## ahb
module ahb (
            hclk
           ,hresetn
           ,htrans
           ,haddr
           ,hwdata
           ,hready_in
           ,hsel
           ,hwrite
           ,hsize
           ,hresp
           ,hready_out
           ,hrdata
           ,frame_num    
           ,sample_in_frame
           ,com_2_ovl
           ,max_point_fft_core
           ,alpha
           ,quarter
           ,fft_num
           ,fft_stage_number
           ,mel_num
           ,cep_num
           ,trigger
           );
For scale: ~370 flip-flops, ~410 I/O pins, roughly 16000 µm² of cells after synthesis.
Settings: LEC_CHECK=0, CAP_MARGIN=20, CORE_MARGIN=2, CORE_UTILIZATION=65, CTS_CLUSTER_DIAMETER=81, CTS_CLUSTER_SIZE=53, SLEW_MARGIN=20; clock period 2.47 ns.
run.sh (not shown) runs the stock make flow with config.mk's settings and CLKGATE_MAP_FILE=.
The starting point aborted during 5_1_grt on GRT-0232.
Change:
ABC_AREA = 1   (was not set)
CORE_UTILIZATION = 56   (was 65)
CTS_CLUSTER_DIAMETER = not set   (was 81)
CTS_CLUSTER_SIZE = 36   (was 53)
HOLD_SLACK_MARGIN = 0.29   (was not set)
SETUP_SLACK_MARGIN = 0.58   (was not set)
The changed run ran to the end with no violations.
Area after synthesis grows by 3.2%.
Die size grows by about 20%.
Synthesized cell count grows by about 100%.
Change:
ABC_AREA = not set   (was 1)
CORE_UTILIZATION = 61   (was 56)
CTS_CLUSTER_SIZE = 32   (was 36)
HOLD_SLACK_MARGIN = not set   (was 0.29)
SETUP_SLACK_MARGIN = not set   (was 0.58)
Now the flow finished but failed the layout checks on negative setup slack.
Worst hold slack gains 3.1 ps.
Register-to-register slack loses 690 ps.
Worst setup slack loses 780 ps.
Non-clock buffer count rose by 130.
Change:
CORE_UTILIZATION = 68   (was 61)
After rerunning: Now the flow never finished: it broke off in 4_1_cts on DPL-0038; die area is lower by 10%; synthesized area is unchanged; synthesized cell count stays the same.
Change:
ABC_AREA = 0   (was not set)
CELL_PAD_IN_SITES_DETAIL_PLACEMENT = 0   (was not set)
CORE_MARGIN = 3   (was 2)
CORE_UTILIZATION = 70   (was 68)
CTS_CLUSTER_SIZE = 33   (was 32)
PLACE_DENSITY = 0.65   (was not set)
TNS_END_PERCENT = 80   (was not set)
Outcome: The new run never finished: it broke off in 4_1_cts with DPL-0038. Synthesized cell count is unchanged. Die size barely changes. Synthesized area stays the same.

== JK ==
Starting RTL as in the previous note.
clock: 10.0 ns
lec_check: 0
cap_margin: 20
cell_pad_in_sites_global_placement: 3
core_aspect_ratio: 1.69
core_margin: 2
core_utilization: 71
cts_cluster_size: 51
gpl_timing_driven: 0
hold_slack_margin: 0.25
min_routing_layer: met2
place_density_lb_addon: 0.17
slew_margin: 20
Flow for JK halted at 3_1_place_gp_skip_io, error code FLW-0024.
> inputs changed (JK -> MS)
- a deleted PLACE_DENSITY_LB_ADDON that had been 0.17
- a deleted GPL_TIMING_DRIVEN that had been 0
- a change of CORE_UTILIZATION from 71 to 56
- a deleted CELL_PAD_IN_SITES_GLOBAL_PLACEMENT that had been 3
- a change of CTS_CLUSTER_SIZE from 51 to 36
- a deleted HOLD_SLACK_MARGIN that had been 0.25
- a deleted MIN_ROUTING_LAYER that had been met2
- a deleted CORE_ASPECT_RATIO that had been 1.69
- a change of the clock period (ns, I/O delays scaled along) from 10.0 to 2.47
Results
- Delta (MS minus JK): initial cell density of the core has decreased, average cell area after synthesis has remained practically unchanged, share of async-settable or async-resettable flops after synthesis has remained practically unchanged, core area has increased.
- Horizontal die dimension, MS vs JK: up by more than a quarter
- To summarise MS: no stage aborted, but the layout did not pass its checks, failing on setup timing.
- Yosys stat cell total: JK vs MS identical
- Overall chip area in MS vs JK: up about 26%
[inputs] AL vs MS
- CTS_CLUSTER_DIAMETER now 248, previously not set
- CORE_UTILIZATION now 70, was 56
- CTS_CLUSTER_SIZE now 53, was 36
## What came out
- AL: aborted in 4_1_cts (tool error)
- Compared with MS, AL shows a lower die width.
- Going from MS to AL, detailed-placement wirelength estimate rose by 15%; final weighted congestion of routability-driven global placement flat.
- Of AL and MS, AL shows the lower worst-case setup slack after placement, with MS above it.
